==> quartz: inputs <==
==> flow/design.v <==
module debounc_1 (
	clk,
	n_rst,
	din,
	dout
);
parameter T_20MS = 15'd20_000;  
input clk;
input n_rst;
input din;
output dout;
reg [14:0] cnt;
wire cnt_restart;
reg din_d1;
always @(posedge clk or negedge n_rst)
	if(!n_rst) begin
		din_d1 <= 1'b0;
	end
	else begin
		din_d1 <= din;
	end
assign cnt_restart = (din != din_d1)? 1'b1 : 1'b0;
always @(posedge clk or negedge n_rst)
	if(!n_rst) begin
		cnt <= 15'h0000;
	end
	else begin
		cnt <= (cnt_restart == 1'b1)? T_20MS :
			   (cnt > 15'h0000)? cnt - 15'h0001 : cnt;
	end
reg dout_rdy;
always @(posedge clk or negedge n_rst)
	if(!n_rst) begin
		dout_rdy <= 1'b0;
	end
	else begin
		dout_rdy <= ((cnt == 15'h0000) && (cnt_restart == 1'b0))? din : dout_rdy;
	end	
assign dout = dout_rdy;
endmodule
module debounc_2 (
	clk,
	n_rst,
	din,
	dout
);
parameter T_20MS = 15'd20_000;  
input clk;
input n_rst;
input din;
output dout;
reg [14:0] cnt;
wire cnt_restart;
reg din_d1;
always @(posedge clk or negedge n_rst)
	if(!n_rst) begin
		din_d1 <= 1'b0;
	end
	else begin
		din_d1 <= din;
	end
assign cnt_restart = (din != din_d1)? 1'b1 : 1'b0;
always @(posedge clk or negedge n_rst)
	if(!n_rst) begin
		cnt <= 15'h0000;
	end
	else begin
		 cnt <= ((cnt_restart == 1'b1) && (cnt == 15'h0000))? T_20MS :
            (cnt > 15'h0000)? cnt - 15'h0001 : cnt;
	end
reg dout_rdy;
always @(posedge clk or negedge n_rst)
   if(!n_rst) begin
      dout_rdy <= 1'b0;
   end
   else begin
      dout_rdy <= (cnt == T_20MS)? din_d1 : dout_rdy;
   end   assign dout = dout_rdy;
endmodule
module debounc_3 (
	clk,
	n_rst,
	din,
	dout
);
parameter T_20MS = 15'd20_000;  
input clk;
input n_rst;
input din;
output dout;
reg [14:0] cnt;
wire cnt_restart;
reg din_d1;
always @(posedge clk or negedge n_rst)
	if(!n_rst) begin
		din_d1 <= 1'b0;
	end
	else begin
		din_d1 <= din;
	end
assign cnt_restart = (din != din_d1)? 1'b1 : 1'b0;
always @(posedge clk or negedge n_rst)
	if(!n_rst) begin
		cnt <= 15'h0000;
	end
	else begin
		 cnt <= ((cnt_restart == 1'b1) && (cnt == 15'h0000))? T_20MS :
            (cnt > 15'h0000)? cnt - 15'h0001 : cnt;
	end
reg dout_rdy;
always @(posedge clk or negedge n_rst)
	if(!n_rst) begin
		dout_rdy <= 1'b0;
	end
	else begin
		dout_rdy <= ((cnt == 15'h0000) && (cnt_restart == 1'b0))? din : dout_rdy;
	end	
assign dout = dout_rdy;
endmodule
module edge_det_p(
    clk,
    n_rst,
    b0,
    b0_on
);
input clk;
input n_rst;
input b0;
output b0_on;
reg b0_d1;
reg b0_d2;
wire b0_on;
always @(posedge clk or negedge n_rst)  
if(!n_rst) begin
    b0_d1 <= 1'b0;
    b0_d2 <= 1'b0;
end
else begin
    b0_d1 <= b0;
    b0_d2 <= b0_d1;
end
assign b0_on = (b0_d1 && !b0_d2) ? 1'b1 : 1'b0;  
endmodule
module led(
  clk,
  n_rst,
  din,
  dout
  );
input clk;
input n_rst;
input din;
output reg dout;
parameter T_1S = 20'd1_000_000; 
reg [19:0] counter; 
reg din_prev; 
always @(posedge clk or negedge n_rst) begin
  if (!n_rst) begin
    counter <= 0;
    dout <= 0;
    din_prev <= 0;
  end 
  else begin
    if (din != din_prev) begin
      counter <= 0;  
      dout <= 1;  
    end 
    else if (counter >= T_1S) begin
      dout <= 0;
      counter <= counter;  
    end 
    else begin
      counter <= counter + 1;  
    end
    din_prev <= din;  
  end
end
endmodule
module doorlock_hdl(
  clk,
  n_rst,
  bt,
  btstar,
  led
);
input clk;
input n_rst;
input [9:0] bt;
input btstar;
output led;
parameter S_IDLE = 3'h0;
parameter S_FIRST = 3'h1;
parameter S_SEC = 3'h2;
parameter S_LAST = 3'h3;
parameter S_OPEN = 3'h4;
parameter S_FAKE = 3'h5;
wire bt_any;
reg [2:0] c_state, n_state;
always @(posedge clk or negedge n_rst)
  if(!n_rst) begin
    c_state <= S_IDLE;
  end
  else begin
    c_state <= n_state;
  end
assign bt_any = (bt == 10'h000)? 1'b0 : 1'b1;
always @(c_state or bt or btstar or bt_any)
  case (c_state)
    S_IDLE : begin
      n_state = (bt[1] == 1'b1)? S_FIRST : c_state;
    end
    S_FIRST : begin
      n_state = (bt[2] == 1'b1)? S_SEC : ((btstar == 1'b1) || (bt_any == 1'b1))? S_IDLE : c_state;
    end
    S_SEC : begin
      n_state = (bt[7] == 1'b1)? S_LAST : (btstar == 1'b1) ? S_IDLE : (bt_any == 1'b1) ? S_FAKE : c_state;
    end
    S_LAST : begin
      n_state = (btstar == 1'b1)? S_OPEN : (bt[7] == 1'b1) ? c_state : (bt_any == 1'b1)? S_FAKE : c_state;
    end
    S_OPEN : begin
      n_state = S_IDLE;
    end
    S_FAKE : begin
      n_state = (bt[7] == 1'b1) ? S_LAST : (btstar == 1'b1) ? S_IDLE : c_state;
    end
    default : begin
      n_state = S_IDLE;
    end
  endcase
assign led = (c_state == S_OPEN)? 1'b1 : 1'b0;
endmodule
module bd_if(
  clk,
  n_rst,
  bt_i,
  btstar_i,
  led_i,
  bt_o,
  btstar_o,
  led_o
  );
parameter T_1S = 20'd1_000_000;
parameter T_20MS = 15'd20_000;
input clk;
input n_rst;
input [9:0] bt_i;
input btstar_i;
input led_i;
output [9:0] bt_o;
output btstar_o;
output led_o;
wire [9:0] dwire;
debounc_1 #(.T_20MS(T_20MS)) u_debounc0(
  .clk(clk),
  .n_rst(n_rst),
  .din(bt_i[0]),
  .dout(dwire[0])
);
edge_det_p u_edgedet_p0 (
  .clk(clk),
  .n_rst(n_rst),
  .b0(dwire[0]),
  .b0_on(bt_o[0])
  );
debounc_1 #(.T_20MS(T_20MS)) u_debounc1(
  .clk(clk),
  .n_rst(n_rst),
  .din(bt_i[1]),
  .dout(dwire[1])
);
edge_det_p u_edgedet_p1 (
  .clk(clk),
  .n_rst(n_rst),
  .b0(dwire[1]),
  .b0_on(bt_o[1])
  );
debounc_2 #(.T_20MS(T_20MS)) u_debounc2(
  .clk(clk),
  .n_rst(n_rst),
  .din(bt_i[2]),
  .dout(dwire[2])
);
edge_det_p u_edgedet_p2 (
  .clk(clk),
  .n_rst(n_rst),
  .b0(dwire[2]),
  .b0_on(bt_o[2])
  );
debounc_2 #(.T_20MS(T_20MS)) u_debounc3(
  .clk(clk),
  .n_rst(n_rst),
  .din(bt_i[3]),
  .dout(dwire[3])
);
edge_det_p u_edgedet_p3 (
  .clk(clk),
  .n_rst(n_rst),
  .b0(dwire[3]),
  .b0_on(bt_o[3])
  );
debounc_2 #(.T_20MS(T_20MS)) u_debounc4(
  .clk(clk),
  .n_rst(n_rst),
  .din(bt_i[4]),
  .dout(dwire[4])
);
edge_det_p u_edgedet_p4 (
  .clk(clk),
  .n_rst(n_rst),
  .b0(dwire[4]),
  .b0_on(bt_o[4])
  );
debounc_2 #(.T_20MS(T_20MS)) u_debounc5(
  .clk(clk),
  .n_rst(n_rst),
  .din(bt_i[5]),
  .dout(dwire[5])
);
edge_det_p u_edgedet_p5 (
  .clk(clk),
  .n_rst(n_rst),
  .b0(dwire[5]),
  .b0_on(bt_o[5])
  );
debounc_3 #(.T_20MS(T_20MS)) u_debounc6(
  .clk(clk),
  .n_rst(n_rst),
  .din(bt_i[6]),
  .dout(dwire[6])
);
edge_det_p u_edgedet_p6 (
  .clk(clk),
  .n_rst(n_rst),
  .b0(dwire[6]),
  .b0_on(bt_o[6])
  );
debounc_3 #(.T_20MS(T_20MS)) u_debounc7(
  .clk(clk),
  .n_rst(n_rst),
  .din(bt_i[7]),
  .dout(dwire[7])
);
edge_det_p u_edgedet_p7(
  .clk(clk),
  .n_rst(n_rst),
  .b0(dwire[7]),
  .b0_on(bt_o[7])
  );
debounc_3 #(.T_20MS(T_20MS)) u_debounc8(
  .clk(clk),
  .n_rst(n_rst),
  .din(bt_i[8]),
  .dout(dwire[8])
);
edge_det_p u_edgedet_p8 (
  .clk(clk),
  .n_rst(n_rst),
  .b0(dwire[8]),
  .b0_on(bt_o[8])
  );
debounc_3 #(.T_20MS(T_20MS)) u_debounc9(
  .clk(clk),
  .n_rst(n_rst),
  .din(bt_i[9]),
  .dout(dwire[9])
);
edge_det_p u_edgedet_p9 (
  .clk(clk),
  .n_rst(n_rst),
  .b0(dwire[9]),
  .b0_on(bt_o[9])
  );
edge_det_p u_edgedet_pstar (
  .clk(clk),
  .n_rst(n_rst),
  .b0(~btstar_i),
  .b0_on(btstar_o)
  );
led #(.T_1S(T_1S)) u_led(
  .clk(clk),
  .n_rst(n_rst),
  .din(led_i),
  .dout(led_o)
);
endmodule
module top(
	clk,
	n_rst,
	bt,
	btstar,
	led
);
parameter T_1S = 20'd1_000_000;  
parameter T_20MS = 15'd20_000;  
input clk;
input n_rst;
input [9:0] bt;
input btstar;
output led;
wire [9:0] bt_w;
wire btstar_w;
wire led_w;
bd_if #(
	.T_1S(T_1S),
	.T_20MS(T_20MS)
) u_bd_if(
    .clk(clk),
    .n_rst(n_rst),
    .bt_i(bt),
    .btstar_i(btstar),
    .led_i(led_w),
    .bt_o(bt_w),
    .btstar_o(btstar_w),
    .led_o(led)
);
doorlock_hdl u_doorlock(
    .clk(clk),
    .n_rst(n_rst),
    .bt(bt_w),
    .btstar(btstar_w),
    .led(led_w)
);
endmodule
==> flow/run.sh <==
#!/bin/bash
# the make line also repeats each setting of config.mk as NAME=value (left out here)
make -C /OpenROAD-flow-scripts/flow DESIGN_CONFIG=/design/flow/config.mk WORK_HOME=/design/flow/orfs CLKGATE_MAP_FILE= finish
==> flow/config.mk <==
export PLATFORM = sky130hd
export DESIGN_NAME = top
export DESIGN_NICKNAME = top
export VERILOG_FILES = /design/flow/design.v
export SDC_FILE = /design/flow/constraint.sdc
export NUM_CORES = 4
export LEC_CHECK = 0
export CAP_MARGIN = 20
export CORE_MARGIN = 7
export CORE_UTILIZATION = 40
export CTS_CLUSTER_DIAMETER = 226
export GPL_TIMING_DRIVEN = 0
export SLEW_MARGIN = 20
==> flow/constraint.sdc <==
create_clock -name core_clock -period 10.0 [get_ports {clk}]
set_input_delay 2.0000 -clock core_clock [delete_from_list [all_inputs] [get_ports {clk}]]
set_output_delay 2.0000 -clock core_clock [all_outputs]
set_load 0.01 [all_outputs]
==> raven: changes against quartz <==
Settings changed: CAP_MARGIN 20 to 15, CELL_PAD_IN_SITES_GLOBAL_PLACEMENT from default to 1, CORE_MARGIN 7 to 2, CORE_UTILIZATION 40 to 65, CTS_CLUSTER_DIAMETER 226 to default, GPL_TIMING_DRIVEN 0 to 1, HOLD_SLACK_MARGIN from default to 0.23, MIN_ROUTING_LAYER from default to met1, PLACE_DENSITY_LB_ADDON from default to 0.26, SETUP_SLACK_MARGIN from default to -0.07, SLEW_MARGIN 20 to 0.
==> flow/constraint.sdc (replaced) <==
create_clock -name core_clock -period 1.91 [get_ports {clk}]
set_input_delay 0.3820 -clock core_clock [delete_from_list [all_inputs] [get_ports {clk}]]
set_output_delay 0.3820 -clock core_clock [all_outputs]
set_load 0.01 [all_outputs]
==> garnet: changes against quartz <==
Settings changed: CAP_MARGIN 20 to 10, CORE_MARGIN 7 to 2, CTS_CLUSTER_DIAMETER 226 to default, GPL_TIMING_DRIVEN 0 to default, HOLD_SLACK_MARGIN from default to -0.01, MAX_ROUTING_LAYER from default to met5.
==> flow/constraint.sdc (replaced) <==
create_clock -name core_clock -period 2.33 [get_ports {clk}]
set_input_delay 0.4660 -clock core_clock [delete_from_list [all_inputs] [get_ports {clk}]]
set_output_delay 0.4660 -clock core_clock [all_outputs]
set_load 0.01 [all_outputs]
==> violet: changes against quartz <==
Settings changed: CAP_MARGIN 20 to 10, CORE_MARGIN 7 to 2, CORE_UTILIZATION 40 to 72, CTS_CLUSTER_DIAMETER 226 to 51, GPL_TIMING_DRIVEN 0 to default, PLACE_DENSITY from default to 0.67, SETUP_SLACK_MARGIN from default to 0.86.
==> flow/constraint.sdc (replaced) <==
create_clock -name core_clock -period 6.33 [get_ports {clk}]
set_input_delay 1.2660 -clock core_clock [delete_from_list [all_inputs] [get_ports {clk}]]
set_output_delay 1.2660 -clock core_clock [all_outputs]
set_load 0.01 [all_outputs]
==> summary of the runs <==
violet produced a clean layout. quartz passed the timing, design-rule and antenna checks. raven finished but failed the layout checks on setup timing. garnet reached the layout checks and failed them: setup timing.
Of quartz and garnet, quartz has the higher register-to-register slack (gap 7400 ps).
The lowest global-route usage belongs to quartz, the highest to raven.
Sequential cell count is the same in raven and violet.
Design area: violet is smaller than quartz (about 3.4%).
First-iteration DRC count, highest first: violet, raven, garnet, quartz.
Worst setup slack: quartz > violet > garnet > raven.
Clock skew: garnet < violet < raven < quartz.
==> figures <==
Result of the run: violet finished clean; raven failed layout checks; garnet failed layout checks; quartz finished clean
Layout check failures: violet -; raven setup timing; garnet setup timing; quartz -
Net switching component of the power: violet 0.8093 mW; raven 2.895 mW; garnet 2.319 mW; quartz 0.5240 mW
Critical Path End: violet u_bd_if.u_debounc2.cnt[2]; raven u_bd_if.u_debounc4.cnt[5]; garnet u_bd_if.u_debounc4.cnt[5]; quartz led
Tool warnings: violet 36; raven 35; garnet 35; quartz 32
Starting utilization of the core area: violet 74.10%; raven 65.97%; garnet 40.92%; quartz 40.92%
Wire length on met3: violet 635 um; raven 806 um; garnet 532 um; quartz 550 um
Postcts setup bufs: violet 0; raven 6; garnet 2; quartz 0
Depth of the worst hold-timing path: violet 0; raven 1; garnet 0; quartz 0
Core ar.: violet 0.01399 mm^2; raven 0.01571 mm^2; garnet 0.02533 mm^2; quartz 0.02533 mm^2
Most common cell type on the critical path: violet -; raven sky130_fd_sc_hd__or4_4; garnet sky130_fd_sc_hd__or4_4; quartz -
Clock group power: violet 1.29 mW; raven 4.66 mW; garnet 4.27 mW; quartz 0.957 mW
Origin of the worst setup path: violet u_bd_if.u_debounc2.cnt[0]; raven u_bd_if.u_debounc4.cnt[1]; garnet u_bd_if.u_debounc4.cnt[1]; quartz u_bd_if.u_led.dout
Placer's final routability congestion estimate: violet 0.8305; raven 0.8675; garnet 0.8340; quartz 0.7838
Clock tree buffer count of the final layout: violet 32; raven 35; garnet 34; quartz 32
Routing usage on met1: violet 37.07%; raven 35.55%; garnet 21.40%; quartz 17.44%
Final hold slack: violet 370.4 ps; raven 350.5 ps; garnet 370.7 ps; quartz 371.2 ps
Power figures rest on the tool's default switching activity, not on a simulated workload.
